### flow/config.mk
export PLATFORM = sky130hd
export DESIGN_NAME = pcie_pio_ctrl
export DESIGN_NICKNAME = pcie_pio_ctrl
export VERILOG_FILES = /design/flow/design.v
export SDC_FILE = /design/flow/constraint.sdc
export NUM_CORES = 4
export LEC_CHECK = 0
export CAP_MARGIN = 20
export CORE_MARGIN = 2
export CORE_UTILIZATION = 40
export CTS_CLUSTER_SIZE = 35
export GPL_TIMING_DRIVEN = 0
export PLACE_DENSITY_LB_ADDON = 0.07
export SLEW_MARGIN = 20
export TNS_END_PERCENT = 45
### flow/run.sh
#!/bin/bash
# the make line also repeats each setting of config.mk as NAME=value (left out here)
make -C /OpenROAD-flow-scripts/flow DESIGN_CONFIG=/design/flow/config.mk WORK_HOME=/design/flow/orfs CLKGATE_MAP_FILE= finish
### flow/constraint.sdc
create_clock -name core_clock -period 4.38 [get_ports {clk}]
set_input_delay 0.8760 -clock core_clock [delete_from_list [all_inputs] [get_ports {clk}]]
set_output_delay 0.8760 -clock core_clock [all_outputs]
set_load 0.01 [all_outputs]
### flow/design.v
`timescale 1ns / 1ps
module axi_tlp_decoder 
#(
parameter AXIDATAWIDTH = 8
)
(
input clk,
input reset,
input tvalid,
input [8*AXIDATAWIDTH-1:0] tdata,
output reg tready,
input [AXIDATAWIDTH-1:0] tstrb,
input [21:0] tuser,
input tlast,
output reg [7:0]  a4lm_addr,
output reg [31:0] a4lm_wr_data,
output reg a4lm_wr_cmd,
output reg a4lm_rd_cmd,
output reg [7:0] cfg_addr,
output reg [31:0] cfg_wr_data,
output reg cfg_rd_cmd,
output reg cfg_wr_cmd,
output reg fifo0_wr_cmd,
output reg [16*AXIDATAWIDTH+4-1:0] fifo0_wr_data,
input fifo0_empty_flag,
input fifo0_full_flag,
input fifo0_prog_full_flag,
output reg req_compl,
output reg [2:0] compl_code,
input tlp_enc_ready,
output reg [2:0]   tenc_tc,                         
output reg [1:0]   tenc_attr,                       
output reg [9:0]   tenc_len,                        
output reg [15:0]  tenc_rid,                        
output reg [7:0]   tenc_tag,                        
output reg [7:0]   tenc_be,                         
output reg [12:0]  tenc_addr,                       
input lnk_up,
input cfg_to_turnoff,
output reg cfg_to_turnoff_ok
);
localparam [3:0] idle = 4'b0000,
						discharge_tlp = 4'b1111,
						cfg_rd = 4'b0001,
						cfg_wr = 4'b0010,
						a4lm_rd = 4'b0011,
						a4lm_wr = 4'b0100,
						a4sm_wr0 = 4'b0101,
						a4sm_wr1 = 4'b1001,
						wait_state = 4'b1000,
						receiving = 4'b1100;
reg [3:0] state_reg;
reg  tlp_digest;
reg [16*AXIDATAWIDTH+4-1:0] buffer0;
localparam [2:0] reg_rd_compl = 3'b001,
						cfg_rd_compl = 3'b010,
						cfg_wr_compl = 3'b011,
						adc_mem_compl = 3'b100;
localparam ADC_MEM_RD32 = 9'b00_00000_01;
localparam ADC_MEM_WR32 = 9'b10_00000_01;	
localparam REG_RD32 = 9'b00_00000_10;
localparam REG_WR32 = 9'b10_00000_10;
localparam CFG_RD   = 9'b00_00100_00; 
localparam CFG_WR   = 9'b10_00100_00;
always@(posedge clk)
begin
if(reset)
	begin
		state_reg <= idle;
		tready <= 1'b0;
		a4lm_addr <= 0;
		a4lm_wr_data <= 0;
		a4lm_wr_cmd <= 1'b0;
		a4lm_rd_cmd <= 1'b0;
		cfg_addr <= 0;
		cfg_wr_data <= 0;
		cfg_rd_cmd <= 1'b0;
		cfg_wr_cmd <= 1'b0;
		fifo0_wr_cmd = 1'b0;
		fifo0_wr_data = 0;
		req_compl <= 1'b0;
		compl_code <= 0;
		tenc_tc <= 0;
		tenc_attr <= 0;
		tenc_len <= 0;
		tenc_rid <= 0;
		tenc_tag <= 0;
		tenc_be <= 0;
		tenc_addr <= 0;
		cfg_to_turnoff_ok <= 1'b0;
	end
else
	begin
		case(state_reg)
			idle:
				begin
					cfg_to_turnoff_ok <= 1'b0;
					buffer0 = 0;
					tenc_tc <= 0;
					tenc_attr <= 0;
					tenc_len <= 0;
					tenc_rid <= 0;
					tenc_tag <= 0;
					tenc_be <= 0;
					tenc_addr <= 0;
					a4lm_wr_data <= 0;
					a4lm_addr <= 0;
					a4lm_wr_cmd <= 0;
					a4lm_rd_cmd <= 0;
					cfg_addr <= 0;
					cfg_wr_data <= 0;
					cfg_rd_cmd <= 0;
					cfg_wr_cmd <= 0;
					fifo0_wr_cmd = 0;
					fifo0_wr_data = 0;
					req_compl <= 0;
					compl_code <= 0;
					tready <= 1'b0;
					if(cfg_to_turnoff)
						begin
							cfg_to_turnoff_ok <= 1'b1;
						end
					if(lnk_up & tlp_enc_ready & tvalid & ~tlast & (~(fifo0_empty_flag & fifo0_full_flag)) & (~fifo0_prog_full_flag) &(~cfg_to_turnoff))
						begin
							state_reg <= receiving;
							tready <= 1'b1;
						end 
				end
			receiving:
				begin
					if(tdata[14] == 0)
							begin
								tlp_digest <= tdata[15];
								case ({tdata[30:24],{tuser[6],tuser[4] | tuser[2]}})
										REG_RD32:
											begin
												state_reg <= a4lm_rd;
												tenc_tc     <= tdata[22:20]; 
												tenc_attr   <= tdata[13:12];
												tenc_len    <= tdata[9:0];
												tenc_rid    <= tdata[63:48];
												tenc_tag    <= tdata[47:40];
												tenc_be     <= tdata[39:32];
												req_compl <= 1'b1;
												compl_code <= reg_rd_compl;
											end
										REG_WR32:
											begin
												state_reg <= a4lm_wr;
											end
										ADC_MEM_RD32:
											begin
												tenc_tc     <= tdata[22:20]; 
												tenc_attr   <= tdata[13:12];
												tenc_len    <= tdata[9:0];
												tenc_rid    <= tdata[63:48];
												tenc_tag    <= tdata[47:40];
												tenc_be     <= tdata[39:32];
												req_compl <= 1'b1;
												compl_code <= adc_mem_compl;
												state_reg <= idle;
											end
										ADC_MEM_WR32:
											begin
												buffer0[9:0] = tdata[9:0];
												buffer0[15:10] = tuser[7:2];
												state_reg <= a4sm_wr0;
											end
										CFG_RD:
											begin
												tenc_tc     <= tdata[22:20]; 
												tenc_attr   <= tdata[13:12];
												tenc_len    <= tdata[9:0];
												tenc_rid    <= tdata[63:48];
												tenc_tag    <= tdata[47:40];
												tenc_be     <= tdata[39:32];
												req_compl <= 1'b1;
												state_reg <= cfg_rd;
												compl_code <= cfg_rd_compl;
											end
										CFG_WR:
											begin
												req_compl <= 1'b1;
												tenc_tc     <= tdata[22:20]; 
												tenc_attr   <= tdata[13:12];
												tenc_len    <= tdata[9:0];
												tenc_rid    <= tdata[63:48];
												tenc_tag    <= tdata[47:40];
												tenc_be     <= tdata[39:32];
												compl_code <= cfg_wr_compl;
												state_reg <= cfg_wr;
											end
										default:
											begin
												state_reg <= discharge_tlp;
											end
								endcase
							end
						else
							begin
								state_reg <= discharge_tlp;
							end
				end
			a4lm_rd:
				begin
					req_compl <= 1'b0;
					a4lm_addr <= tdata[9:2];
					tenc_addr <= tdata[14:2];
					a4lm_rd_cmd <= 1'b1;
					state_reg <= idle;
				end
			a4lm_wr:
				begin
					a4lm_addr <= tdata[9:2];
					a4lm_wr_data <= tdata[63:32];
					a4lm_wr_cmd <= 1'b1;
					if(tlp_digest)
						begin
							state_reg <= discharge_tlp;
						end
					else
						begin
							state_reg <= idle;
							tready <= 1'b0;
						end
				end
			a4sm_wr0:
				begin
					buffer0[45:16] = tdata[31:2];
					fifo0_wr_data = buffer0;
					fifo0_wr_cmd = 1'b1;
					buffer0[31:0] = tdata[63:32];
					buffer0[128] = 1;
					state_reg <= a4sm_wr1;
				end
			a4sm_wr1:
				begin
					fifo0_wr_cmd = 1'b0;
					if(tlast)
						begin
							if(buffer0[129])
								begin
									buffer0[127:96] = tdata[31:0];
									buffer0[131] = 1'b1;
									fifo0_wr_cmd = 1'b1;
									fifo0_wr_data = buffer0;
									tready <= 1'b0;
									state_reg <= idle;
								end
							else
								begin
									buffer0[63:32] = tdata[31:0];
									buffer0[129] = 1'b1;
									buffer0[131:130] = 2'b00;
									fifo0_wr_cmd = 1'b1;
									fifo0_wr_data = buffer0;
									tready <= 1'b0;
									state_reg <= idle;
								end
						end
					else
						begin
							if(buffer0[129])
								begin
									buffer0[127:96] = tdata[31:0];
									buffer0[131] = 1'b1;
									fifo0_wr_cmd = 1'b1;
									fifo0_wr_data = buffer0;
									buffer0[31:0] = tdata[63:32];
									buffer0[131:128] = 4'b0001;
								end
							else
								begin
									buffer0[95:32] = tdata[63:0];
									buffer0[130:129] =  2'b11;
								end
						end
				end
			cfg_rd:
				begin
					tenc_addr <= tdata[14:2];
					req_compl <= 1'b0;
					cfg_addr <= tdata[9:2];
					cfg_rd_cmd <= 1'b1;
					if(tlast)
						begin
							state_reg <= idle;
						end
					else
						begin
							state_reg <= discharge_tlp;
						end
				end
			cfg_wr:
				begin
					tenc_addr <= tdata[14:2];
					req_compl <= 1'b0;
					cfg_wr_cmd <= 1'b1;
					cfg_addr <= tdata[9:2];
					cfg_wr_data <= tdata[63:32];
					if(tlast)
						begin
							state_reg <= idle;
						end
					else
						begin
							state_reg <= discharge_tlp;
						end
				end
			discharge_tlp:
				begin
					a4lm_wr_cmd <= 1'b0;
					if(tlast)
						begin
							state_reg <= idle;
							tready <= 1'b0;
						end
				end
		endcase
	end
end
endmodule
`timescale 1ns / 1ps
module axi_tlp_encoder 
#(
parameter AXIWIDTH = 8    
)
(
input clk,
input reset,
input [7:0] cfg_bus_number,
input [4:0] cfg_device_number,
input [2:0] cfg_function_number,
input [31:0]cfg_rd_data,
input cfg_valid,
input               req_compl,
input [2:0] 			compl_code,
output reg          tlp_encoder_ready,
input [2:0]         tenc_tc,
input [1:0]         tenc_attr,
input [9:0]         tenc_len,
input [15:0]        tenc_rid,
input [7:0]         tenc_tag,
input [7:0]         tenc_be,
input [12:0]        tenc_addr,
input 						a4lm_valid,
input [31:0]				a4lm_data,
input [1:0] 				a4lm_err_code,
input 				fifo1_full_flag,
input 				fifo1_empty_flag,
output reg       	fifo1_rd_cmd,
input	[131:0]		fifo1_rd_data,
output reg 								tx_tvalid,
output reg [8*AXIWIDTH-1:0] tx_tdata,
input 									tx_tready,
output reg [AXIWIDTH-1:0] tx_tstrb,
output reg								 tx_tlast
);
localparam [2:0] idle = 3'b000,
						cfg_rd_state = 3'b001,
						cfg_wr_state = 3'b010,
						reg_rd_state = 3'b100,
						adc_mem_state0 = 3'b101,
						adc_mem_state1 = 3'b110,
						adc_mem_state2 = 3'b011,
						waiting = 3'b111;
localparam PIO_64_CPLD_FMT_TYPE = 7'b10_01010;
localparam PIO_64_CPL_FMT_TYPE  = 7'b00_01010;
localparam [2:0] reg_rd_compl = 3'b001,
						cfg_rd_compl = 3'b010,
						cfg_wr_compl = 3'b011,
						adc_mem_compl = 3'b100;
reg [2:0] state_reg;
reg err_reg;
reg [131:0] 	buffer;
reg [31:0]     buffer0;
reg [9:0]	 counter;
reg [15:0] 	requester_id;
reg [7:0]	tag_reg;
reg [11:0] 	byte_count_reg;
reg [1:0] compl_reg;
reg [6:0] lower_addr;
reg flag0;
reg flag1;
reg flag2;
reg flag3;
always @(*)
begin
	byte_count_reg = 12'd0;
	casex (tenc_be[7:0])
		8'b00001xx1: byte_count_reg = 4;
		8'b000001x1: byte_count_reg = 3;
		8'b00001x10: byte_count_reg = 3;
		8'b00000011: byte_count_reg = 2;
		8'b00000110: byte_count_reg = 2;
		8'b00001100: byte_count_reg = 2;
		8'b00000001: byte_count_reg = 1;
		8'b00000010: byte_count_reg = 1;
		8'b00000100: byte_count_reg = 1;
		8'b00001000: byte_count_reg = 1;
		8'b00000000: byte_count_reg = 1;
		8'b1xxxxxx1: byte_count_reg = (tenc_len << 2);
		8'b01xxxxx1: byte_count_reg = (tenc_len << 2)-1;
		8'b001xxxx1: byte_count_reg = (tenc_len << 2)-2;
		8'b0001xxx1: byte_count_reg = (tenc_len << 2)-3;
		8'b1xxxxx10: byte_count_reg = (tenc_len << 2)-1;
		8'b01xxxx10: byte_count_reg = (tenc_len << 2)-2;
		8'b001xxx10: byte_count_reg = (tenc_len << 2)-3;
		8'b0001xx10: byte_count_reg = (tenc_len << 2)-4;
		8'b1xxxx100: byte_count_reg = (tenc_len << 2)-2;
		8'b01xxx100: byte_count_reg = (tenc_len << 2)-3;
		8'b001xx100: byte_count_reg = (tenc_len << 2)-4;
		8'b0001x100: byte_count_reg = (tenc_len << 2)-5;
		8'b0001x100: byte_count_reg = (tenc_len << 2)-5;
		8'b1xxx1000: byte_count_reg = (tenc_len << 2)-3;
		8'b01xx1000: byte_count_reg = (tenc_len << 2)-4;
		8'b001x1000: byte_count_reg = (tenc_len << 2)-5;
		8'b00011000: byte_count_reg = (tenc_len << 2)-6;
	endcase
end
always@(posedge clk)
begin
if(reset)
	begin
		state_reg <= idle;
		tlp_encoder_ready <= 1'b0;
		fifo1_rd_cmd = 1'b0;
		tx_tvalid <= 1'b0;
		tx_tdata <= 0;
		tx_tstrb <= 0;
		tx_tlast <= 1'b0;
	end
else
	begin
		case(state_reg)
			idle:
				begin
					flag2 <= 0;
					buffer0 <= 0;
					flag3 <= 0;
					flag0 <= 0;
					flag1 <= 0;
					requester_id <= 0;
					tag_reg <= 0;
					compl_reg <= 0;
					counter = 0;
					err_reg <= 0;
					tlp_encoder_ready <= 1'b1;
					fifo1_rd_cmd = 0;
					tx_tvalid <= 0;
					tx_tdata <= 0;
					tx_tstrb <= 0;
					tx_tlast <= 0;
					err_reg <= 0;
					buffer <= 0;
					if(req_compl&~(fifo1_empty_flag  & fifo1_full_flag))
						begin
							tlp_encoder_ready <= 1'b0;
							case(compl_code)
									reg_rd_compl:
										begin
											tx_tdata[30:24] <= PIO_64_CPLD_FMT_TYPE;
											state_reg <= waiting;
											compl_reg <= 2'd1;
											tx_tdata[9:0] <= 10'b1;  
											tx_tdata[43:32] <= byte_count_reg;
											flag0 <= 1;
										end
									cfg_rd_compl:
										begin
											tx_tdata[30:24] <= PIO_64_CPLD_FMT_TYPE;
											state_reg <= waiting;
											compl_reg <= 2'd2;
											tx_tdata[9:0] <= 10'b1;  
											tx_tdata[43:32] <= 4;
											tx_tdata[47:45] <= 000;
											flag0 <= 1;
										end
									cfg_wr_compl:
										begin
											tx_tvalid <= 1'b1;
											tx_tdata[30:24] <= PIO_64_CPL_FMT_TYPE;
											state_reg <= cfg_wr_state;
											tx_tdata[9:0] <= 10'b1;  
											tx_tdata[47:45] <= 000;
											tx_tdata[43:32] <= 4;
										end
									adc_mem_compl:
										begin
											flag0 <= 1;
											compl_reg <= 2'd3;
											tx_tdata[30:24] <= PIO_64_CPLD_FMT_TYPE;
											state_reg <= waiting;
											tx_tdata[9:0] <= tenc_len; 
											counter = tenc_len;
											tx_tdata[43:32] <= byte_count_reg;
										end
							endcase
							requester_id <= tenc_rid;
							tag_reg <= tenc_tag;
							tx_tdata[63:48] <= {	cfg_bus_number,
														cfg_device_number,
														cfg_function_number  
														};
							tx_tdata[44] <= 1'b0; 
							tx_tdata[31] <= 0;
							tx_tdata[23] <= 1'b0;
							tx_tdata[22:20] <= tenc_tc;
							tx_tdata[19:14] <= 6'b0;
							tx_tdata[13:12] <= tenc_attr;
							tx_tdata[11:10] <= 2'b0;
							tx_tstrb   <= 8'hFF;
							flag1 <= 0;
						end
				end
			waiting:
				begin
					if(flag1 == 0)
						begin
							casex ({flag0, tenc_be[3:0]})
								5'b0_xxxx : lower_addr <= 7'h0;
								5'bx_0000 : lower_addr <= {tenc_addr[4:0], 2'b00};
								5'bx_xxx1 : lower_addr <= {tenc_addr[4:0], 2'b00};
								5'bx_xx10 : lower_addr <= {tenc_addr[4:0], 2'b01};
								5'bx_x100 : lower_addr <= {tenc_addr[4:0], 2'b10};
								5'bx_1000 : lower_addr <= {tenc_addr[4:0], 2'b11};
							endcase
							flag1 <= 1;
						end
					case(compl_reg)
						2'd1:  
							begin
								if(a4lm_valid)
									begin
										case(a4lm_err_code)
											2'b10:
												begin
													tx_tdata[30:24] <= PIO_64_CPL_FMT_TYPE;
													tx_tdata[47:45] <= 3'b100; 
													err_reg <= 1'b1;
												end
											2'b01:
												begin
													tx_tdata[30:24] <= PIO_64_CPL_FMT_TYPE;
													tx_tdata[47:45] <= 3'b001; 
													err_reg <= 1'b1;
												end
											2'b00:
												begin
													tx_tdata[47:45] <= 3'b000;
													buffer[31:0] <= a4lm_data;
												end
										endcase
										tx_tvalid <= 1;
										state_reg <= reg_rd_state;
									end
							end
						2'd2:  
							begin
								if(cfg_valid)
									begin
										buffer[31:0] <= cfg_rd_data;
										tx_tvalid <= 1'b1;
										state_reg <= cfg_rd_state;
									end
							end
						2'd3:  
							begin
								if(fifo1_empty_flag == 0)
									begin
										tx_tdata[47:45] <= 3'b000;
										state_reg <= adc_mem_state0;
										fifo1_rd_cmd <= 1'b1;
									end
							end
					endcase
				end
			reg_rd_state:
				begin
					if(tx_tready)
						begin
							if(err_reg)
								begin
									tx_tdata[63:32] <= 32'h0;
									tx_tstrb   <= 8'h0F;
								end
							else
								begin
									tx_tstrb   <= 8'hFF;
									tx_tdata[63:32] <= buffer[31:0];
								end
							tx_tdata[31:16] <= requester_id;
							tx_tdata[15:8] <= tag_reg;
							tx_tdata[7] <= 1'b0;
							tx_tdata[6:0] <= lower_addr;
							tx_tlast <= 1'b1;
							state_reg <= idle;
						end
				end
			cfg_rd_state:
				begin
					if(tx_tready)
						begin
							tx_tstrb <= 8'hFF;
							tx_tlast <= 1'b1;
							state_reg <= idle;
							tx_tdata[63:32] <= buffer[31:0];
							tx_tdata[31:16] <= requester_id;
							tx_tdata[15:8] <= tag_reg;
							tx_tdata[7] <= 1'b0;
							tx_tdata[6:0] <= 7'b0;
						end
				end
			cfg_wr_state:
				begin
					if(tx_tready)
						begin
							tx_tstrb <= 8'h0F;
							tx_tlast <= 1'b1;
							state_reg <= idle;
							tx_tdata[31:16] <= tenc_rid;
							tx_tdata[15:8] <= tenc_tag;
							tx_tdata[7] <= 1'b0;
							tx_tdata[6:0] <= 7'b0;
						end
				end
			adc_mem_state0:
				begin
					buffer <= fifo1_rd_data;
					state_reg <= adc_mem_state1;
					fifo1_rd_cmd <= 1'b0;
					tx_tvalid <= 1'b1;
				end
			adc_mem_state1:
				begin
					if(tx_tready)
						begin
							tx_tdata[31:16] <= requester_id;
							tx_tdata[15:8] <= tag_reg;
							tx_tdata[7] <= 1'b0;
							tx_tdata[6:0] <= lower_addr;
							tx_tdata[63:32] <= buffer[31:0];
							state_reg <= adc_mem_state2;
							counter = counter - 1'b1;
						end
				end
			adc_mem_state2:
				begin
					case(counter)
					10'd1:
						begin
							state_reg <= idle;
							tx_tlast <= 1'b1;
							tx_tdata[63:32] <= 0;
							if(~buffer[130])
								begin
									tx_tdata[31:0] <= buffer[63:32];
								end
							else
								begin
									tx_tdata[31:0] <= buffer0;
								end
							tx_tstrb <= 8'h0F;
						end
					10'd3:
						begin
							fifo1_rd_cmd <= 1'b0;
							counter = counter - 2;
							buffer0 <= buffer[127:96];
							tx_tdata <= buffer[95:32];
							tx_tstrb <= 8'hFF;
						end
					default:
						begin
							if(counter[1])
								begin
									fifo1_rd_cmd <= 1'b1;
									buffer0 <= buffer[127:96];
									tx_tdata <= buffer[95:32];
									counter = counter - 2;
								end
							else
								begin
									fifo1_rd_cmd <= 1'b0;
									tx_tdata[31:0] <= buffer0;
									tx_tdata[63:32] <= fifo1_rd_data[31:0];
									buffer = fifo1_rd_data;
									counter = counter - 2;
								end
						end
					endcase
				end
		endcase
	end
end
endmodule
`timescale 1ns / 1ps
module axi4_lite_master
				#(
					parameter ADDR_WIDTH = 8,
					parameter DATA_WIDTH = 32,
					parameter STRB_WIDTH = DATA_WIDTH/8
				)
				(
					input 								reset,
					input 								clk,
					output reg 							awvalid,
					input 								awready,
					output reg	[1:0]					awprot,
					output reg	[ADDR_WIDTH-1:0]	awaddr,
					output reg 							wrvalid,
					input 								wrready,
					output reg  [STRB_WIDTH-1:0]	wrstrb,
					output reg 	[DATA_WIDTH-1:0]	wrdata,
					output reg 							bready,
					input 								bvalid,
					input [1:0]							bresp,
					output reg 							arvalid,
					input 								arready,
					output reg [ADDR_WIDTH-1:0]	araddr,
					output reg [1:0]					arprot,
					input  [DATA_WIDTH-1:0]			rddata,
					output reg 							rdready,
					input 								rdvalid,
					input  [2:0]						rdresp,
					input 								userrdcmd, 
					input 								userwrcmd,
					input  [ADDR_WIDTH-1:0] 		userrdwraddr,
					input  [DATA_WIDTH-1:0] 		userwrdata,
					output reg	[DATA_WIDTH-1:0] 	userrddata,
					output reg 							data_valid,
					output reg [1:0] 					error
				);
localparam  idle   = 4'b0000,
				read1  = 4'b0001,
				read2  = 4'b0010,
				read3  = 4'b0011,
				write1 = 4'b0100, 
				write2 = 4'b0101,
				write3 = 4'b0110,
				okay = 2'b00,  
				exokay = 2'b01, 
				slverr = 2'b10, 
				decerr = 2'b11; 
reg [3:0] statereg;
always@(posedge clk)
begin
	if(reset)
		begin
			statereg <= idle;
			araddr <= 0;
			awaddr <= 0;
			userrddata <= 32'h0;
			bready <= 1'b0;
			awvalid <= 1'b0;
			awprot <= 2'b00;
			wrdata <= 0;
			wrstrb <= 0;
			wrvalid <= 1'b0;
			arvalid <= 1'b0;
			arprot <= 0;
			data_valid <= 1'b0;
			rdready <= 1'b0;
			error <= 0;
		end
	else
		begin
			case(statereg)
				idle:
					begin	
						araddr <= 0;
						awaddr <= 0;
						userrddata <=  32'h0;
						statereg <= idle;
						bready <= 1'b0;
						awvalid <= 1'b0;
						awprot <= 2'b00;
						wrdata <= 0;
						wrstrb <= 0;
						wrvalid <= 1'b0;
						bready <= 1'b0;
						arvalid <= 1'b0;
						arprot <= 0;
						data_valid <= 1'b0;
						rdready <= 1'b0;
						error <= 0;
						if(userrdcmd)
							begin
								araddr <= userrdwraddr;
								statereg <= read1;
								arvalid <= 1'b1;
							end
						else	
							begin
								if(userwrcmd)
									begin
										wrdata <= userwrdata;
										wrstrb <= 4'b1111;
										awvalid <= 1'b1;
										awaddr <= userrdwraddr;
										statereg <= write1;
									end
							end
					end
				read1:
					begin
						if(arready)
							begin
								arvalid <= 1'b0;
								araddr <= 1'b0;
								statereg <= read2;
							end
					end
				read2:
					begin
						if(rdvalid)
							begin
								rdready <= 1'b1;
								case (rdresp)
									okay:
										begin
											userrddata <= rddata;
											data_valid <= 1'b1;
										end
									exokay:
										begin
											userrddata <= rddata;
											data_valid <= 1'b1;
										end
									slverr:
										begin
											data_valid <= 1'b1;
											error <= 2'b10;
										end
									decerr:
										begin
											data_valid <= 1'b1;
											error <= 2'b11;
										end
								endcase 
								statereg <= idle;
							end
					end
				write1:
					begin
						if(awready)
							begin
								awvalid <= 1'b0;
								statereg <= write2;
								wrvalid <= 1'b1;
							end
					end
				write2:
					begin
						if(wrready)
							begin
								wrvalid <= 1'b0;
								statereg <= write3;
							end
					end
				write3:
					begin
						if(bvalid)
							begin
								case(bresp)
									okay:
										begin
											error <= 2'b00;
											data_valid <= 1'b1;
										end
									exokay:
										begin
											error <= 2'b00;
											data_valid <= 1'b1;
										end
									slverr:
										begin
											data_valid <= 1'b1;
											error <= 2'b10;
										end
									decerr:
										begin
											data_valid <= 1'b1;
											error <= 2'b11;
										end
								endcase
								statereg <= idle;
								bready <= 1'b1;
							end
					end
			endcase
		end
end
endmodule
`timescale 1ns / 1ps
module axi4_lite_slave
				#(
					parameter ADDR_WIDTH = 8,
					parameter ADDR_WIDTH_SLAVE = 5,
					parameter DATA_WIDTH = 32,
					parameter STRB_WIDTH = DATA_WIDTH/8,
					parameter AXI_SLAVE_ADDR = 3'b000
				)
				(
					input 									reset,
					input 									clk,
					input 									awvalid,
					output reg 								awready,
					input 		[1:0]						awprot,
					input 		[ADDR_WIDTH-1:0]		awaddr,
					input 									wrvalid,
					output reg 								wrready,
					input 		[STRB_WIDTH-1:0]		wrstrb,
					input  		[DATA_WIDTH-1:0]		wrdata,
					input 									bready,
					output reg 								bvalid,
					output reg [1:0]						bresp,
					input 									arvalid,
					output reg 								arready,
					input  		[ADDR_WIDTH-1:0]		araddr,
					input 		[1:0]						arprot,
					output reg [DATA_WIDTH-1:0]		rdata,
					input 									rready,
					output reg 								rvalid,
					output reg [2:0]						rresp,
					output reg 								rfwrcmd,
					output reg 								rfrdcmd,
					output reg [ADDR_WIDTH_SLAVE-1:0] rfrdaddr,
					output reg [ADDR_WIDTH_SLAVE-1:0] rfwraddr,
					output reg[(DATA_WIDTH)-1:0] 	rfwrdata,
					input 		[(DATA_WIDTH)-1:0] 	rfrddata,
					input 									rf_busy,
					output reg 								slave_need_rf,
					input										rf_data_valid
					);
localparam 		idle = 3'b000,
					write1 = 3'b001,
					write2 = 3'b010,
					read1 = 3'b100,
					read2 = 3'b101;
reg [2:0]statereg;
reg [DATA_WIDTH-1:0] datareg;
always@(posedge clk)
begin
	if(reset)
		begin
			statereg <= idle;
			bvalid <= 0;
			wrready <= 1'b0;
			arready <= 1'b0;
			rdata <= 0;
			rfrdaddr <= 1'b0;
			rfwraddr <= 1'b0;
			rvalid <= 1'b0;
			rresp <= 2'b00;
			awready <= 1'b0;
			bresp <= 2'b00;
			rfwrcmd <= 1'b0;
			rfrdcmd <= 0;
			rfwrdata <= 0;
			slave_need_rf <= 1'b0;
		end
	else
		begin
			case(statereg)
				idle:
					begin
						bvalid <= 0;
						wrready <= 1'b0;
						arready <= 1'b0;
						rdata <= 0;
						rfrdaddr <= 1'b0;
						rfwraddr <= 1'b0;
						rvalid <= 1'b0;
						rresp <= 2'b00;
						awready <= 1'b0;
						bresp <= 2'b00;
						rfwrcmd <= 1'b0;
						rfrdcmd <= 0;
						rfwrdata <= 0;
						statereg <= idle;  
						slave_need_rf <= 1'b0;
						if(awvalid)
							begin
								if(awaddr[7:5] == AXI_SLAVE_ADDR)
									begin
										statereg <= write1;
										rfwraddr <= awaddr[4:0];
										awready <= 1'b1;
										slave_need_rf <= 1'b1;
									end
							end 
						if(arvalid)
							begin
								if(araddr[7:5] == AXI_SLAVE_ADDR)
									begin
										statereg <= read1;
										rfrdaddr <= araddr[4:0];
										rfrdcmd <= 1'b1;
										arready <= 1'b1;
										slave_need_rf <= 1'b1;
									end
							end
					end
				read1:
					begin
						arready <= 1'b0;
						if(~rf_busy)
							begin
								rfrdcmd <= 1'b0;
								if(rf_data_valid)
									begin
										rdata <= rfrddata;
										rvalid <= 1'b1;
										rresp <= 2'b00;
										statereg <= read2;
										slave_need_rf <= 1'b0;
									end
							end
					end
				read2:
					begin
						if(rready)
							begin
								rvalid <= 1'b0;
								statereg <= idle;
							end
					end
				write1:
					begin
						awready <= 1'b0;
						if(wrvalid)
							begin
								wrready <= 1'b1;
								rfwrdata <= wrdata;
								statereg <= write2;
								if(~rf_busy)
									begin
										rfwrcmd <= 1'b1;
										bresp <= 2'b00;
										bvalid <= 1'b1;
									end
							end
					end
				write2:
					begin
						rfwrcmd <= 1'b0;
						wrready <= 1'b0;
						bvalid <= 1'b1;
						slave_need_rf <= 1'b0;
						if(bready)
							begin
								statereg <= idle;
								bvalid <= 1'b0;
							end
					end
		endcase
	end
end
endmodule
`timescale 1ns / 1ps
module register_file
					#(
						parameter   NMBROFDATABITS       =    32, 
										NMBROFADDRBITS   =    5  
					)
					(
						input 												reset,
						input													 clk,
						input 												rd_en,
						input 												wr_en,
						input	 		[NMBROFADDRBITS-1:0]				 wr_addr, 
						input 		[NMBROFADDRBITS-1:0]					 rd_addr,
						input 		[NMBROFDATABITS-1:0]			 	wr_data,
						output reg 	[NMBROFDATABITS-1:0]	 			rd_data,
						output reg 											rf_data_valid
					);	
reg [NMBROFDATABITS-1:0]   array_reg  [0:15]; 
reg statereg;
localparam idle = 1'b0,
				read = 1'b1;
always@(posedge clk)
begin
	if(reset)  
		begin
			statereg <= idle;
			rd_data <= 32'h0;
			rf_data_valid <= 1'b0;
			array_reg[0] <= 32'hFFFFFFFF;
			array_reg[1] <= 32'hFFFFFFFF;
			array_reg[2] <= 32'hFFFFFFFF;
			array_reg[3] <= 32'hFFFFFFFF;
			array_reg[4] <= 32'hFFFFFFFF; 
			array_reg[5] <= 32'hFFFFFFFF;
			array_reg[6] <= 32'hFFFFFFFF;
			array_reg[7] <= 32'hFFFFFFFF;
			array_reg[8] <= 32'hFFFFFFFF;
			array_reg[9] <= 32'hFFFFFFFF;
			array_reg[10] <= 32'hFFFFFFF;
			array_reg[11] <= 32'hFFFFFFF;
			array_reg[12] <= 32'hFFFFFFF;
			array_reg[13] <= 32'hFFFFFFF;
			array_reg[14] <= 32'hFFFFFFF;
			array_reg[15] <= 32'hFFFFFFF;
		end
	else
		begin
			case(statereg)
				idle:
					begin
						rd_data <= 32'h0;
						rf_data_valid <= 0;
						if(rd_en)
							begin
								rf_data_valid <= 1'b1;
								statereg <= read;
								if(rd_addr < 16)
									begin
										rd_data <= array_reg[rd_addr[3:0]];
									end
								else 
									begin
										rd_data <= 32'hFFFFFFFF;
									end
							end
						if(wr_en)
							begin
								if(wr_addr < 16)
									begin
										array_reg[wr_addr[3:0]] <= wr_data;
									end
							end
					end
				read:
					begin
						statereg <= idle;						
					end
			endcase
		end
end
endmodule
`timescale 1ns / 1ps
module pcie_pio_ctrl (
  input          clk,
  input          reset,
  input          tvalid,
  input  [63:0]  tdata,
  output         tready,
  input  [7:0]   tstrb,
  input  [21:0]  tuser,
  input          tlast,
  output [7:0]   cfg_addr,
  output [31:0]  cfg_wr_data,
  output         cfg_rd_cmd,
  output         cfg_wr_cmd,
  input  [31:0]  cfg_rd_data,
  input          cfg_valid,
  output         fifo0_wr_cmd,
  output [131:0] fifo0_wr_data,
  input          fifo0_empty_flag,
  input          fifo0_full_flag,
  input          fifo0_prog_full_flag,
  input          fifo1_full_flag,
  input          fifo1_empty_flag,
  output         fifo1_rd_cmd,
  input  [131:0] fifo1_rd_data,
  input  [7:0]   cfg_bus_number,
  input  [4:0]   cfg_device_number,
  input  [2:0]   cfg_function_number,
  input          lnk_up,
  input          cfg_to_turnoff,
  output         cfg_to_turnoff_ok,
  output         tx_tvalid,
  output [63:0]  tx_tdata,
  input          tx_tready,
  output [7:0]   tx_tstrb,
  output         tx_tlast
);
  wire [7:0]  a4lm_addr;
  wire [31:0] a4lm_wr_data;
  wire        a4lm_wr_cmd, a4lm_rd_cmd;
  wire        req_compl, tlp_enc_ready;
  wire [2:0]  compl_code;
  wire [2:0]  tenc_tc;
  wire [1:0]  tenc_attr;
  wire [9:0]  tenc_len;
  wire [15:0] tenc_rid;
  wire [7:0]  tenc_tag;
  wire [7:0]  tenc_be;
  wire [12:0] tenc_addr;
  wire [31:0] a4lm_data;
  wire        a4lm_valid;
  wire [1:0]  a4lm_err_code;
  wire        awvalid, awready, wrvalid, wrready, bready, bvalid;
  wire        arvalid, arready, rready, rvalid;
  wire [1:0]  awprot, arprot, bresp;
  wire [7:0]  awaddr, araddr;
  wire [3:0]  wrstrb;
  wire [31:0] wrdata, rdata;
  wire [2:0]  rresp;
  wire        rfwrcmd, rfrdcmd, rf_data_valid, slave_need_rf;
  wire [4:0]  rfrdaddr, rfwraddr;
  wire [31:0] rfwrdata, rfrddata;
  axi_tlp_decoder #(.AXIDATAWIDTH(8)) u_dec (
    .clk(clk), .reset(reset),
    .tvalid(tvalid), .tdata(tdata), .tready(tready), .tstrb(tstrb),
    .tuser(tuser), .tlast(tlast),
    .a4lm_addr(a4lm_addr), .a4lm_wr_data(a4lm_wr_data),
    .a4lm_wr_cmd(a4lm_wr_cmd), .a4lm_rd_cmd(a4lm_rd_cmd),
    .cfg_addr(cfg_addr), .cfg_wr_data(cfg_wr_data),
    .cfg_rd_cmd(cfg_rd_cmd), .cfg_wr_cmd(cfg_wr_cmd),
    .fifo0_wr_cmd(fifo0_wr_cmd), .fifo0_wr_data(fifo0_wr_data),
    .fifo0_empty_flag(fifo0_empty_flag), .fifo0_full_flag(fifo0_full_flag),
    .fifo0_prog_full_flag(fifo0_prog_full_flag),
    .req_compl(req_compl), .compl_code(compl_code), .tlp_enc_ready(tlp_enc_ready),
    .tenc_tc(tenc_tc), .tenc_attr(tenc_attr), .tenc_len(tenc_len),
    .tenc_rid(tenc_rid), .tenc_tag(tenc_tag), .tenc_be(tenc_be),
    .tenc_addr(tenc_addr),
    .lnk_up(lnk_up), .cfg_to_turnoff(cfg_to_turnoff),
    .cfg_to_turnoff_ok(cfg_to_turnoff_ok)
  );
  axi4_lite_master #(.ADDR_WIDTH(8), .DATA_WIDTH(32)) u_a4lm (
    .reset(reset), .clk(clk),
    .awvalid(awvalid), .awready(awready), .awprot(awprot), .awaddr(awaddr),
    .wrvalid(wrvalid), .wrready(wrready), .wrstrb(wrstrb), .wrdata(wrdata),
    .bready(bready), .bvalid(bvalid), .bresp(bresp),
    .arvalid(arvalid), .arready(arready), .araddr(araddr), .arprot(arprot),
    .rddata(rdata), .rdready(rready), .rdvalid(rvalid), .rdresp(rresp),
    .userrdcmd(a4lm_rd_cmd), .userwrcmd(a4lm_wr_cmd),
    .userrdwraddr(a4lm_addr), .userwrdata(a4lm_wr_data),
    .userrddata(a4lm_data), .data_valid(a4lm_valid), .error(a4lm_err_code)
  );
  axi4_lite_slave #(.ADDR_WIDTH(8), .ADDR_WIDTH_SLAVE(5), .DATA_WIDTH(32),
                    .AXI_SLAVE_ADDR(3'b000)) u_a4ls (
    .reset(reset), .clk(clk),
    .awvalid(awvalid), .awready(awready), .awprot(awprot), .awaddr(awaddr),
    .wrvalid(wrvalid), .wrready(wrready), .wrstrb(wrstrb), .wrdata(wrdata),
    .bready(bready), .bvalid(bvalid), .bresp(bresp),
    .arvalid(arvalid), .arready(arready), .araddr(araddr), .arprot(arprot),
    .rdata(rdata), .rready(rready), .rvalid(rvalid), .rresp(rresp),
    .rfwrcmd(rfwrcmd), .rfrdcmd(rfrdcmd), .rfrdaddr(rfrdaddr), .rfwraddr(rfwraddr),
    .rfwrdata(rfwrdata), .rfrddata(rfrddata), .rf_busy(1'b0),
    .slave_need_rf(slave_need_rf), .rf_data_valid(rf_data_valid)
  );
  register_file #(.NMBROFDATABITS(32), .NMBROFADDRBITS(5)) u_rf (
    .reset(reset), .clk(clk),
    .rd_en(rfrdcmd), .wr_en(rfwrcmd),
    .wr_addr(rfwraddr), .rd_addr(rfrdaddr),
    .wr_data(rfwrdata), .rd_data(rfrddata), .rf_data_valid(rf_data_valid)
  );
  axi_tlp_encoder #(.AXIWIDTH(8)) u_enc (
    .clk(clk), .reset(reset),
    .cfg_bus_number(cfg_bus_number), .cfg_device_number(cfg_device_number),
    .cfg_function_number(cfg_function_number),
    .cfg_rd_data(cfg_rd_data), .cfg_valid(cfg_valid),
    .req_compl(req_compl), .compl_code(compl_code), .tlp_encoder_ready(tlp_enc_ready),
    .tenc_tc(tenc_tc), .tenc_attr(tenc_attr), .tenc_len(tenc_len),
    .tenc_rid(tenc_rid), .tenc_tag(tenc_tag), .tenc_be(tenc_be),
    .tenc_addr(tenc_addr),
    .a4lm_valid(a4lm_valid), .a4lm_data(a4lm_data), .a4lm_err_code(a4lm_err_code),
    .fifo1_full_flag(fifo1_full_flag), .fifo1_empty_flag(fifo1_empty_flag),
    .fifo1_rd_cmd(fifo1_rd_cmd), .fifo1_rd_data(fifo1_rd_data),
    .tx_tvalid(tx_tvalid), .tx_tdata(tx_tdata), .tx_tready(tx_tready),
    .tx_tstrb(tx_tstrb), .tx_tlast(tx_tlast)
  );
endmodule
==> results.tsv, run 1 <==
stage	metric	value	unit
finish	utilization	49.2	%
yosys	syn_nets	5346	
finish	combGateArea	21400	sq um
setup_path	crit_start	u_a4ls.wrready$_SDFFE_PP0P_	
yosys	synth-seq-cells	1432	
setup_path	crit_arrival	4.37	ns
final_timing	fin_worst_skew	0.0228	ns
yosys	synth_cell_types	84	
finish	regArea	37200	sq um
power	p_leak	22.9	nW
clock_network	post_cts_buffers	0	
grt	grt_pass1_wl	325000	um
power	ir_drop	0.346	mV
power	power_frac_seq	50.4	%
clock_network	cts_made_buffers	158	
setup_path	required	4.82	ns
grt	first_global_vias	43900	
grt	grt_overflow	0	
yosys	area_leaders	edfxtp_1 42%, dfxtp_1 19%, mux4_2 6.0%	
yosys	netlist_logic_family_top	simple AND/OR/NAND/NOR gates	
power	p_sw	0.00639	W
setup_path	worst-path-buf-inv	3	
yosys	yosys_warnings	5	
power	power	0.0286	W
hold_path	min_to	u_enc.tx_tdata[44]$_SDFFE_PP0P_	
clock_network	cts_tree	yes	
detailed_routing	vias	45000	
die	die_y	392	um
placement	place.gp.congestion	0.929	
setup_path	r2r_start	u_a4ls.wrready$_SDFFE_PP0P_	
clock_network	cts_sinks	1432	
yosys	synth_top_flop_cell	edfxtp_1	
placement	dpl-instance-area	68600	sq um
final_timing	max_freq	254	MHz
yosys	yosysChipArea	60300	sq um
yosys	edf_count	850	
finish	fillCellCount	13700	
clock_network	clk_latency	0.79	ns
yosys	synth_top_area_share	42.3	%
clock_network	cts.htree.levels	4	
yosys	top_cell	edfxtp_1	
yosys	yosysCellCount	5051	
final_timing	finalSetupViolCount	0	
final_timing	slew_viol_final	0	
yosys	top_area_cell	edfxtp_1	
final_timing	finalCritPeriodShare	89.8	%
yosys	synth.area.mux_share	7.31	%
yosys	postSynthSeqShare	61.7	%
final_timing	hold_viol_final	0	
power	clockPowerShare	46.1	%
detailed_routing	drc	0	
power	switching_share	22.4	%
setup_path	crit_type	reg2reg	
finish	area.growth.synth_to_final	22.3	%
final_timing	period_needed	3.93	ns
power	comb_power	0.00102	W
setup_path	crit_fanout	16	
job	drv_cap	0	
setup_path	r2r_end	u_rf.array_reg[0][23]$_SDFFCE_PN1P_	
grt	grt_max_degree	33	
power	powerClk	0.0132	W
clock_network	clockBufferDepth	3	
placement	hpwlAfterDp	170000	um
setup_path	start_kind	flop	
detailed_routing	vias_per_cell	5.69	
setup_path	cp_slowest_cell	clkbuf_1	
final_timing	max_slew_margin	17.8	%
yosys	postSynthCellCount	5051	
finish	design_area	73700	sq um
setup_path	r2r_cells	8	
yosys	simple_gate_area_share	16.2	%
yosys	synth-xor-area-share	0.0726	%
setup_path	path_common_cell	clkbuf_1	
grt	groute.usage.overall	29.6	%
clock_network	clk_transition_reported_paths	0.06	ns
hold_path	worstHoldStart	u_enc.tx_tdata[44]$_SDFFE_PP0P_	
final_timing	rsz0062_at_grt	no	
die	core_area	150000	sq um
die	rows	142	
setup_path	crit_family	simple AND/OR/NAND/NOR gates	
setup_path	r2r_slack	0.45	ns
clock_network	ctsHoldBuffers	0	
detailed_routing	ant_nets	0	
final_timing	holdWs	0.457	ns
job	warnings	59	
yosys	synthArstFlopShare	0	%
setup_path	cp.depth	8	
power	seq-power	0.0144	W
final_timing	worst-slew-pin-transition	1.23	ns
setup_path	max_stage_delay	0.58	ns
setup_path	endpoint	u_rf.array_reg[0][23]$_SDFFCE_PN1P_	
die	ioPinCount	539	
setup_path	cp-end-kind	flop	
grt	antenna_found_initial	15	
clock_network	cts_root_buf	clkbuf_16	
final_timing	fin_ws	0.446	ns
placement	dpl_worst_slack	-0.949	ns
yosys	synth-adder-area-share	0.183	%
hold_path	whs_path_depth	2	
detailed_routing	drt_iter0_drc	4600	
power	internal-power	0.0222	W
status	outcome	no timing/DRC/antenna violations	
detailed_routing	dr.pass1.iters	6	
yosys	avgSynthCellArea	11.9	sq um
power	top_power_group	registers	
hold_path	hp-class	reg2reg	
die	initCoreUtil	40.3	%
finish	finalNetCount	6043	
detailed_routing	drt_wl_total	230000	um
placement	port_buffers	503	
die	die_w	392	um
die	die-area	154000	sq um
power	power.density	388	nW/um^2
setup_path	crit_chain	nor4b_2, nor2b_1, nand2b_1, clkbuf_1, nor3_2, buf_4, clkbuf_1, or2_4	
yosys	ys_top_cells_by_count	850 x edfxtp_1, 582 x dfxtp_1, 485 x nor2_1	
detailed_routing	wl_per_cell	29.1	um
yosys	syn_area	60300	sq um
power	pwr-share-comb	3.6	%
yosys	ys_sh_aoi	11.4	%
routing by layer:
| layer | up-vias | part of all wire, % | track usage (%) |
|---|---|---|---|
| li1 | 20100 | - | - |
| met1 | 22800 | 41 | 38.1 |
| met2 | 1661 | 49 | 50.4 |
| met5 | - | 0.012 | 0 |
| met3 | 370 | 6.2 | 4.74 |
| met4 | 4 | 3.6 | 10.1 |
metrics by stage:
step / cells / setup TNS [ns]
after floorplan: 5051 / -79.74
after global placement: 7570 / -1118.36
after detailed placement: 7603 / -69.69
after CTS: 7899 / 0
after global routing: 7905 / 0
final: 7908 / 0
repair_timing:
action,4_1_cts,5_1_grt
pin swaps,0,1
gates resized,2,2
setup endpoints to repair,64,32
gates cloned,0,1
endpoints found under the hold margin,0,0
area by class of cell:
class | count | share of cell area (%)
diodes | 8 | 0.0272
plain buffers | 465 | 2.53
clock buffers | 243 | 6.15
clock inverters | 53 | 0.689
inverters | 30 | 0.153
multi-input cells | 3125 | 29.0
flip-flops and latches | 1432 | 50.4
well taps | 2016 | 3.42
repair buffers | 536 | 7.56
==> run 2, diff against run 1 <==
ABC_AREA = 1   (was not set)
CELL_PAD_IN_SITES_DETAIL_PLACEMENT = 1   (was not set)
CELL_PAD_IN_SITES_GLOBAL_PLACEMENT = 1   (was not set)
CORE_ASPECT_RATIO = 0.68   (was not set)
CORE_MARGIN = 6   (was 2)
CTS_CLUSTER_SIZE = 11   (was 35)
HOLD_SLACK_MARGIN = 0.26   (was not set)
MIN_ROUTING_LAYER = met1   (was not set)
PLACE_DENSITY_LB_ADDON = not set   (was 0.07)
SLEW_MARGIN = 10   (was 20)
TNS_END_PERCENT = 35   (was 45)
clock period = 3.04 ns   (was 4.38 ns; I/O delays follow)
==> run 2 against run 1 <==
- now fails the layout checks on setup timing
- synthesized area up 3.1%
- utilization up 0.25 points
- global-route usage up 3.2 points
- power up 44%
- critical endpoint is now u_rf.rd_data[19]$_SDFFE_PP0N_
- largest power group unchanged
- highest routed layer unchanged
==> results.tsv, run 2 <==
stage	metric	value	unit	change
status	outcome	failed layout checks		
status	check.faults	setup timing		
yosys	syn_area	62200	sq um	+3.1%
yosys	simple_gate_area_share	19.1	%	+2.9 points
die	core_area	153000	sq um	+2.3%
detailed_routing	vias_per_cell	5.66		-0.47%
clock_network	cts_tree	yes		
detailed_routing	dr.pass1.iters	6		unchanged
power	ir_drop	0.389	mV	+13%
final_timing	fin_worst_skew	0.0291	ns	+0.00623 ns
setup_path	required	3.70	ns	-1.12 ns
power	power_frac_seq	50.6	%	+0.2 points
setup_path	worst-path-buf-inv	2		-1
yosys	synth_cell_types	52		-38%
detailed_routing	drt_iter0_drc	6410		+39%
finish	fillCellCount	17700		+30%
power	internal-power	0.0315	W	+42%
placement	hpwlAfterDp	215000	um	+27%
setup_path	start_kind	flop		
power	p_leak	27.0	nW	+18%
power	comb_power	0.00211	W	+110%
placement	port_buffers	510		+1.4%
die	die_y	337	um	-14%
detailed_routing	dr_wl_met2	113000	um	-1.1%
yosys	synthArstFlopShare	0	%	unchanged
grt	first_global_vias	55200		+26%
yosys	synth-xor-area-share	0.113	%	+0.040 points
yosys	netlist_logic_family_top	simple AND/OR/NAND/NOR gates		
power	switching_share	23.3	%	+0.93 points
power	top_power_group	registers		
setup_path	endpoint	u_rf.rd_data[19]$_SDFFE_PP0N_		
yosys	yosysChipArea	62200	sq um	+3.1%
yosys	synth-adder-area-share	0.161	%	-0.022 points
yosys	syn_nets	7307		+37%
yosys	edf_count	850		unchanged
setup_path	crit_arrival	3.75	ns	-0.62 ns
power	pwr-share-comb	5.1	%	+1.5 points
yosys	top_area_cell	edfxtp_1		
setup_path	max_stage_delay	0.78	ns	+0.20 ns
job	warnings	62		+5.1%
yosys	synth_top_area_share	41.1	%	-1.3 points
final_timing	max_freq	324	MHz	+28%
yosys	ys_top_cells_by_count	1,607 x nand2_1, 850 x edfxtp_1, 830 x nor2_1		
final_timing	max_slew_margin	13.4	%	-4.4 points
setup_path	cp.depth	7		-1
grt	antenna_found_initial	22		+7
yosys	area_leaders	edfxtp_1 41%, dfxtp_1 19%, nand2_1 9.7%		
yosys	synth.area.mux_share	0	%	-7.3 points
yosys	yosys_warnings	5		unchanged
yosys	avgSynthCellArea	8.86	sq um	-26%
detailed_routing	ant_nets	0		unchanged
detailed_routing	wl_met3	29700	um	+110%
setup_path	crit_type	reg2reg		
yosys	postSynthSeqShare	59.8	%	-1.9 points
power	clockPowerShare	44.3	%	-1.8 points
yosys	yosysCellCount	7012		+39%
detailed_routing	drc	0		unchanged
grt	grt_max_degree	30		-9.1%
job	drv_cap	0		unchanged
power	p_sw	0.00958	W	+50%
clock_network	cts_root_buf	clkbuf_16		
finish	combGateArea	20500	sq um	-4.2%
yosys	top_cell	nand2_1		
final_timing	slew_viol_final	0		unchanged
hold_path	whs_path_depth	3		+1
yosys	synth_top_flop_cell	edfxtp_1		
detailed_routing	wl_per_cell	28.2	um	-3.1%
die	initCoreUtil	40.6	%	+0.30 points
clock_network	cts_sinks	1432		unchanged
power	seq-power	0.0208	W	+44%
detailed_routing	wl_met1	129000	um	+37%
final_timing	rsz0062_at_grt	yes		
grt	grt_overflow	0		unchanged
die	ioPinCount	539		unchanged
clock_network	clk_latency	0.80	ns	about the same
setup_path	r2r_end	u_rf.rd_data[19]$_SDFFE_PP0N_		
setup_path	r2r_slack	-0.04	ns	-0.49 ns
detailed_routing	drt_wl_total	279000	um	+21%
yosys	postSynthCellCount	7012		+39%
die	die-area	165000	sq um	+7.4%
finish	finalNetCount	8029		+33%
clock_network	clockBufferDepth	3		unchanged
finish	regArea	37200	sq um	about the same
setup_path	crit_fanout	10		-6
final_timing	period_needed	3.08	ns	-0.851 ns
hold_path	hp-class	in2reg		
yosys	ys_sh_aoi	13.1	%	+1.7 points
final_timing	finalCritPeriodShare	101	%	+12 points
setup_path	cp_slowest_cell	clkbuf_1		
detailed_routing	vias	56000		+24%
grt	grt_pass1_wl	395000	um	+22%
hold_path	min_to	u_dec.cfg_to_turnoff_ok$_SDFFE_PP0P_		
die	rows	118		-17%
final_timing	finalSetupViolCount	2		+2
hold_path	worstHoldStart	cfg_to_turnoff		
grt	groute.usage.overall	32.8	%	+3.2 points
setup_path	cp-end-kind	flop		
power	power.density	542	nW/um^2	+40%
final_timing	holdWs	0.438	ns	-0.0186 ns
final_timing	fin_ws	-0.0425	ns	-0.489 ns
clock_network	clk_transition_reported_paths	0.06	ns	about the same
setup_path	crit_family	buffers and inverters		
final_timing	hold_viol_final	0		unchanged
finish	area.growth.synth_to_final	22.0	%	
yosys	synth-seq-cells	1432		unchanged
clock_network	cts_made_buffers	154		-2.5%
clock_network	cts.htree.levels	4		unchanged
die	die_w	490	um	+25%
setup_path	r2r_cells	7		-1
detailed_routing	top_layer	met5		
power	powerClk	0.0182	W	+38%
final_timing	worst-slew-pin-transition	1.30	ns	+0.0667 ns
setup_path	crit_chain	clkbuf_1, clkbuf_1, o211ai_1, nand3_1, nand3_1, nand2_1, o21ai_1		
placement	place.gp.congestion	0.940		+1.1%
clock_network	ctsHoldBuffers	0		unchanged
finish	utilization	49.5	%	+0.25 points
-- run 2: area by class of cell --
class                   instances  area share, %
flip-flops and latches       1432           49.0
clock buffers                 245           5.92
multi-input cells            4353           27.1
plain buffers                 493           2.82
diodes                         10         0.0330
repair buffers                566           7.93
clock inverters                12          0.203
well taps                    2040           3.37
inverters                     734           3.65
-- run 2: routing by layer --
| layer | up-vias | GRT usage [%] |
|---|---|---|
| li1 | 24900 | - |
| met1 | 28000 | 48.7 |
| met5 | - | 0 |
| met4 | 6 | 9.36 |
| met3 | 407 | 8.83 |
| met2 | 2664 | 46.7 |
-- run 2: repair_timing --
action | CTS | global route
pin swaps | 2 | 3
gates resized | 46 | 22
setup endpoints to repair | 238 | 130
gates cloned | 0 | 0
setup buffers | 4 | 4
-- run 2: metrics by stage --
stage	power [W]	instances	setup slack, ns	area (sq um)	TNS, ns
floorplan	0.0219	7012	-1.33	62300	-458.75
global placement	0.0231	9562	-4.59	69900	-2481.67
detailed placement	0.0232	9606	-1.39	70900	-711.38
CTS	0.0412	9867	-0.0159	75700	-0.0215
global route	0.0421	9876	-0.133	75800	-0.133
finish	0.0411	9885	-0.0425	75800	-0.0567
==> run 3, diff against run 2 <==
ABC_AREA = 0   (was 1)
CAP_MARGIN = 30   (was 20)
CELL_PAD_IN_SITES_DETAIL_PLACEMENT = not set   (was 1)
CELL_PAD_IN_SITES_GLOBAL_PLACEMENT = not set   (was 1)
CORE_ASPECT_RATIO = 0.56   (was 0.68)
CTS_CLUSTER_DIAMETER = 22   (was not set)
CTS_CLUSTER_SIZE = 18   (was 11)
GPL_ROUTABILITY_DRIVEN = 0   (was not set)
HOLD_SLACK_MARGIN = 0.04   (was 0.26)
MAX_ROUTING_LAYER = met4   (was not set)
PLACE_DENSITY_LB_ADDON = 0.23   (was not set)
SLEW_MARGIN = 20   (was 10)
TNS_END_PERCENT = not set   (was 35)
clock period = 10.0 ns   (was 3.04 ns; I/O delays follow)
==> run 3 against run 2 <==
- the run now finishes clean
- sequential cell count unchanged
- routed wire length decreased by 14%
- final area increased by 5.1%
- largest power group is now clock
- via count decreased by 11%
- hold slack improved by 0.019 ns
- highest routed layer is now met4
- sequential power decreased by about 70%
- synthesized cell count decreased by 28%
==> results.tsv, run 3 <==
stage	metric	value	unit	change
status	outcome	no timing/DRC/antenna violations		
grt	grt_overflow	0		unchanged
setup_path	r2r_start	u_rf.statereg$_SDFF_PP0_		
hold_path	hp-class	reg2reg		
final_timing	fin_ws	4.47	ns	+4.51 ns
power	p_leak	25.8	nW	-4.2%
power	switching_share	22.1	%	-1.2 points
power	clockPowerShare	60.6	%	+16 points
final_timing	period_needed	5.53	ns	
yosys	syn_area	60300	sq um	-3.0%
yosys	edf_count	850		unchanged
detailed_routing	wl_per_cell	29.2	um	+3.5%
power	power_frac_seq	36.7	%	-14 points
power	ir_drop	0.136	mV	-65%
power	powerClk	0.0104	W	-43%
grt	antenna_found_initial	30		+36%
power	seq-power	0.00632	W	-70%
setup_path	cp.depth	7		unchanged
setup_path	start_kind	input port		
final_timing	finalSetupViolCount	0		-2
power	comb_power	0.000453	W	-79%
setup_path	crit_chain	clkbuf_1, nor4b_1, nand2_1, nor3_1, clkbuf_1, clkbuf_1, or2_4		
finish	finalNetCount	6240		-22%
job	drv_cap	0		unchanged
clock_network	clk_transition_reported_paths	0.05	ns	about the same
yosys	synthArstFlopShare	0	%	unchanged
power	p_sw	0.00380	W	-60%
setup_path	worst-path-buf-inv	3		+1
power	top_power_group	clock		
yosys	netlist_logic_family_top	simple AND/OR/NAND/NOR gates		
power	power.density	216	nW/um^2	-60%
setup_path	cp_slowest_cell	or2_4		
yosys	postSynthCellCount	5051		-28%
clock_network	clk_latency	0.83	ns	+0.03 ns
grt	grt_max_degree	33		+10%
detailed_routing	drt_iter0_drc	7856		+23%
setup_path	max_stage_delay	0.77	ns	about the same
power	power	0.0172	W	-58%
grt	busiest_layer	met1		
clock_network	cts_made_buffers	315		+100%
setup_path	r2r_slack	5.72	ns	+5.76 ns
detailed_routing	drc	0		unchanged
die	die_y	303	um	-10%
yosys	avgSynthCellArea	11.9	sq um	+35%
detailed_routing	dr.pass1.iters	8		+2
hold_path	worstHoldStart	u_a4ls.rfrdaddr[1]$_SDFFE_PP0P_		
grt	use_met2	35.2	%	-12 points
placement	dpl_worst_slack	3.89	ns	+5.28 ns
placement	port_buffers	503		-1.4%
final_timing	finalCritPeriodShare	55.3	%	-46 points
yosys	postSynthSeqShare	61.7	%	+1.9 points
setup_path	crit_fanout	32		+22
final_timing	worst-slew-pin-transition	1.23	ns	-0.0685 ns
yosys	synth_cell_types	84		+62%
yosys	synth_top_flop_cell	edfxtp_1		
grt	first_global_vias	45900		-17%
final_timing	tns	0	ns	+0.0567 ns
setup_path	crit_family	simple AND/OR/NAND/NOR gates		
clock_network	post_cts_buffers	0		-4
placement	hpwlAfterDp	177000	um	-18%
setup_path	path_common_cell	clkbuf_1		
hold_path	whs_path_depth	2		-1
job	warnings	57		-8.1%
grt	use_met3	14.5	%	+5.7 points
setup_path	crit_type	in2reg		
setup_path	required	10.41	ns	+6.71 ns
final_timing	hold_viol_final	0		unchanged
setup_path	r2r_cells	6		-1
die	rows	106		-10%
yosys	synth_top_area_share	42.3	%	+1.3 points
yosys	synth-xor-area-share	0.0726	%	-0.040 points
clock_network	cts_resized	0		-100%
yosys	top_area_cell	edfxtp_1		
final_timing	rsz0062_at_grt	no		
yosys	simple_gate_area_share	16.2	%	-2.9 points
grt	grtUsageMet1	43.3	%	-5.4 points
final_timing	fin_worst_skew	0.0717	ns	+0.0426 ns
yosys	yosysChipArea	60300	sq um	-3.0%
setup_path	endpoint	u_rf.array_reg[13][20]$_SDFFCE_PN1P_		
die	die_w	531	um	+8.3%
yosys	yosys_warnings	5		unchanged
final_timing	holdWs	0.457	ns	+0.0189 ns
yosys	synth.area.mux_share	7.31	%	+7.3 points
die	die-area	161000	sq um	-2.8%
setup_path	crit_start	reset		
die	ioPinCount	539		unchanged
grt	grt_pass1_wl	333000	um	-16%
detailed_routing	vias_per_cell	6.03		+6.5%
yosys	ys_top_cells_by_count	850 x edfxtp_1, 582 x dfxtp_1, 485 x nor2_1		
setup_path	crit_arrival	5.94	ns	+2.19 ns
final_timing	max_slew_margin	17.9	%	+4.6 points
grt	groute.usage.overall	29.4	%	-3.3 points
yosys	yosysCellCount	5051		-28%
clock_network	clockBufferDepth	4		+1
detailed_routing	vias	49500		-11%
setup_path	cp-end-kind	flop		
clock_network	ctsHoldBuffers	0		unchanged
clock_network	cts_tree	yes		
yosys	synth-seq-cells	1432		unchanged
detailed_routing	ant_nets	0		unchanged
finish	area.growth.synth_to_final	32.2	%	
clock_network	cts_root_buf	clkbuf_16		
yosys	top_cell	edfxtp_1		
yosys	syn_nets	5346		-27%
final_timing	slew_viol_final	0		unchanged
yosys	ys_sh_aoi	11.4	%	-1.7 points
power	pwr-share-comb	2.6	%	-2.5 points
final_timing	max_freq	181	MHz	
die	initCoreUtil	40.4	%	-0.19 points
power	internal-power	0.0134	W	-57%
clock_network	cts.htree.levels	5		+1
yosys	area_leaders	edfxtp_1 42%, dfxtp_1 19%, mux4_2 6.0%		
yosys	synth-adder-area-share	0.183	%	+0.022 points
die	core_area	149000	sq um	-2.6%
setup_path	r2r_end	u_rf.array_reg[13][20]$_SDFFCE_PN1P_		
finish	fillCellCount	12600		-29%
clock_network	cts_sinks	1432		unchanged
finish	utilization	53.4	%	+3.9 points
detailed_routing	drt_wl_total	240000	um	-14%
-- run 3: metal layers --
layer / share of wire (%) / routed length, um
met2: 37 / 89100
met4: 2.4 / 5730
met5: 0 / 0
met3: 17 / 41900
met1: 43 / 103000
-- run 3: area by class of cell --
type / count / area [sq um] / area share [%]
Multi-Input combinational cell: 3124 / 21400 / 26.8
Buffer: 465 / 1820 / 2.28
Sequential cell: 1432 / 37200 / 46.6
Antenna cell: 22 / 55.1 / 0.0691
Tap cell: 1998 / 2500 / 3.14
Inverter: 30 / 113 / 0.141
Clock inverter: 180 / 2080 / 2.61
Timing Repair Buffer: 577 / 5960 / 7.47
Clock buffer: 392 / 8630 / 10.8
-- run 3: per-stage QoR --
stage / std cells / area, sq um
6_report: 8220 / 79700
5_1_grt: 8210 / 79700
4_1_cts: 8180 / 79500
3_5_place_dp: 7608 / 68700
3_3_place_gp: 7552 / 67800
2_1_floorplan: 5051 / 60300
==> run 4, diff against run 3 <==
ABC_AREA = not set   (was 0)
CAP_MARGIN = 20   (was 30)
CORE_ASPECT_RATIO = not set   (was 0.56)
CORE_MARGIN = 2   (was 6)
CORE_UTILIZATION = 60   (was 40)
CTS_CLUSTER_DIAMETER = not set   (was 22)
CTS_CLUSTER_SIZE = not set   (was 18)
GPL_ROUTABILITY_DRIVEN = not set   (was 0)
GPL_TIMING_DRIVEN = not set   (was 0)
HOLD_SLACK_MARGIN = not set   (was 0.04)
MAX_ROUTING_LAYER = not set   (was met4)
MIN_ROUTING_LAYER = not set   (was met1)
PLACE_DENSITY_LB_ADDON = not set   (was 0.23)
SETUP_SLACK_MARGIN = 0.44   (was not set)
clock period = 3.13 ns   (was 10.0 ns; I/O delays follow)
==> run 4 against run 3 <==
- routed wire length down 21%
- power is 130% higher
- critical endpoint is now u_enc.tx_tdata[29]$_SDFFE_PP0P_
- clock skew fell by 0.051 ns
- utilization up 20 points
- critical path depth increased by 1
- largest power group is now registers
- worst setup slack got worse by 4.0 ns
- via count shrank 11%
- sequential cell count unchanged
- non-clock buffer count shrank 299
==> results.tsv, run 4 <==
stage	metric	value	unit	change
power	clockPowerShare	45.1	%	-15 points
detailed_routing	wl_per_cell	27.6	um	-5.5%
yosys	top_area_cell	edfxtp_1		
power	seq-power	0.0201	W	+220%
yosys	synth-seq-cells	1432		unchanged
final_timing	slew_viol_final	0		unchanged
power	top_power_group	registers		
yosys	postSynthSeqShare	61.7	%	unchanged
power	power.density	537	nW/um^2	+150%
hold_path	min_to	u_dec.fifo0_wr_data[36]$_SDFFE_PP0P_		
placement	port_buffers	511		+1.6%
detailed_routing	drc	0		unchanged
power	powerClk	0.0176	W	+69%
status	outcome	no timing/DRC/antenna violations		
yosys	avgSynthCellArea	11.9	sq um	unchanged
clock_network	clk_transition_reported_paths	0.06	ns	about the same
detailed_routing	drt_wl_total	191000	um	-21%
die	die-area	103000	sq um	-36%
finish	area.growth.synth_to_final	20.9	%	
clock_network	cts_root_buf	clkbuf_16		
clock_network	cts_tree	yes		
yosys	syn_area	60300	sq um	unchanged
clock_network	cts_made_buffers	148		-53%
setup_path	crit_start	u_enc.counter[4]$_DFFE_PP_		
setup_path	crit_arrival	3.25	ns	-2.69 ns
yosys	edf_count	850		unchanged
die	initCoreUtil	60.4	%	+20 points
placement	place.gp.congestion	0.937		
final_timing	worst-slew-pin-transition	0.951	ns	-0.280 ns
yosys	synth_cell_types	84		unchanged
die	rows	116		+9.4%
yosys	yosys_warnings	5		unchanged
detailed_routing	drt_iter0_drc	5281		-33%
setup_path	r2r_start	u_enc.counter[4]$_DFFE_PP_		
final_timing	period_needed	2.64	ns	
setup_path	start_kind	flop		
setup_path	cp.depth	8		+1
clock_network	cts.htree.levels	4		-1
job	warnings	69		+21%
die	die_w	321	um	-40%
hold_path	whs_path_depth	4		+2
detailed_routing	vias	44200		-11%
final_timing	rsz0062_at_grt	yes		
power	p_leak	23.3	nW	-9.8%
detailed_routing	vias_per_cell	6.39		+6.1%
power	internal-power	0.0308	W	+130%
clock_network	clockBufferDepth	3		-1
final_timing	tns	0	ns	unchanged
grt	grt_max_degree	191		+480%
setup_path	crit_fanout	11		-66%
yosys	yosysChipArea	60300	sq um	unchanged
yosys	top_cell	edfxtp_1		
grt	grt_overflow	0		unchanged
final_timing	max_slew_margin	36.4	%	+18 points
setup_path	required	3.74	ns	-6.67 ns
yosys	synth-adder-area-share	0.183	%	unchanged
setup_path	cp-end-kind	flop		
yosys	netlist_logic_family_top	simple AND/OR/NAND/NOR gates		
setup_path	crit_chain	or4_4, nor4_4, buf_4, nand2b_1, buf_4, o21ai_0, a222oi_1, nor2_1		
yosys	ys_top_cells_by_count	850 x edfxtp_1, 582 x dfxtp_1, 485 x nor2_1		
clock_network	cts_sinks	1432		unchanged
yosys	synth-xor-area-share	0.0726	%	unchanged
hold_path	hp-class	in2reg		
yosys	synth.area.mux_share	7.31	%	unchanged
grt	groute.usage.overall	36.5	%	+7.1 points
setup_path	max_stage_delay	0.65	ns	-0.12 ns
finish	utilization	73.0	%	+20 points
power	ir_drop	0.504	mV	+270%
setup_path	worst-path-buf-inv	2		-1
final_timing	finalCritPeriodShare	84.3	%	+29 points
die	ioPinCount	539		unchanged
yosys	postSynthCellCount	5051		unchanged
grt	grt_pass1_wl	278000	um	-17%
clock_network	clk_latency	0.76	ns	-0.07 ns
yosys	synth_top_area_share	42.3	%	unchanged
placement	hpwlAfterDp	126000	um	-29%
power	power_frac_seq	51.5	%	+15 points
setup_path	r2r_slack	0.49	ns	-5.23 ns
yosys	ys_sh_aoi	11.4	%	unchanged
yosys	yosysCellCount	5051		unchanged
power	p_sw	0.00835	W	+120%
die	die_y	321	um	+6.1%
yosys	synth_top_flop_cell	edfxtp_1		
setup_path	endpoint	u_enc.tx_tdata[29]$_SDFFE_PP0P_		
yosys	area_leaders	edfxtp_1 42%, dfxtp_1 19%, mux4_2 6.0%		
setup_path	path_common_cell	buf_4		
grt	first_global_vias	42100		-8.3%
grt	antenna_found_initial	21		-30%
setup_path	cp_slowest_cell	or4_4		
final_timing	finalSetupViolCount	0		unchanged
yosys	synthArstFlopShare	0	%	unchanged
setup_path	crit_type	reg2reg		
power	comb_power	0.00135	W	+200%
setup_path	crit_family	simple AND/OR/NAND/NOR gates		
clock_network	ctsHoldBuffers	0		unchanged
job	drv_cap	0		unchanged
power	switching_share	21.4	%	-0.75 points
power	pwr-share-comb	3.4	%	+0.8 points
final_timing	max_freq	379	MHz	
finish	fillCellCount	6924		-45%
yosys	simple_gate_area_share	16.2	%	unchanged
detailed_routing	ant_nets	0		unchanged
yosys	syn_nets	5346		unchanged
die	core_area	99900	sq um	-33%
detailed_routing	dr.pass1.iters	10		+2
setup_path	r2r_end	u_enc.tx_tdata[29]$_SDFFE_PP0P_		
finish	finalNetCount	5774		-7.5%
hold_path	worstHoldStart	reset		
final_timing	fin_worst_skew	0.0207	ns	-0.0509 ns
final_timing	hold_viol_final	0		unchanged
setup_path	r2r_cells	8		+2
## run 4: layer usage
metal | track usage, % | vias up | routed length, um
met5 | 0 | - | 39
met4 | 19.2 | 6 | 10400
met3 | 6.44 | 482 | 14800
met2 | 59.9 | 2173 | 93300
met1 | 46.6 | 22000 | 72400
li1 | - | 19500 | -
## run 4: cell type report
| cell class | instances | area [sq um] | area share [%] |
|---|---|---|---|
| Clock inverter | 68 | 619 | 0.850 |
| Inverter | 30 | 113 | 0.155 |
| Clock buffer | 202 | 4210 | 5.78 |
| Antenna cell | 14 | 35.0 | 0.0481 |
| Tap cell | 1298 | 1620 | 2.23 |
| Sequential cell | 1432 | 37200 | 51.0 |
| Timing Repair Buffer | 743 | 7530 | 10.3 |
| Multi-Input combinational cell | 3124 | 21500 | 29.6 |
## run 4: what timing repair did
item,CTS,global route
resized,2,15
cloned,0,1
setup buffers,0,5
pin swaps,1,6
setup endpoints to repair,129,175
endpoints found under the hold margin,0,0
## run 4: metrics by stage
| stage | total power, W | hold slack, ns | instances | instance area (sq um) | worst slack (ns) |
|---|---|---|---|---|---|
| 6_report | 0.0391 | 0.407 | 6911 | 72900 | 0.493 |
| 5_1_grt | 0.0400 | 0.411 | 6905 | 72900 | 0.367 |
| 4_1_cts | 0.0392 | 0.360 | 6891 | 72700 | 0.352 |
| 3_5_place_dp | 0.0219 | 0.445 | 6621 | 67900 | 0.0467 |
| 3_3_place_gp | 0.0219 | 0.440 | 6620 | 67800 | 0.0237 |
| 2_1_floorplan | 0.0210 | 0.424 | 5051 | 60500 | -1.55 |
No activity file was given, so power comes from the tool's default toggle rates.
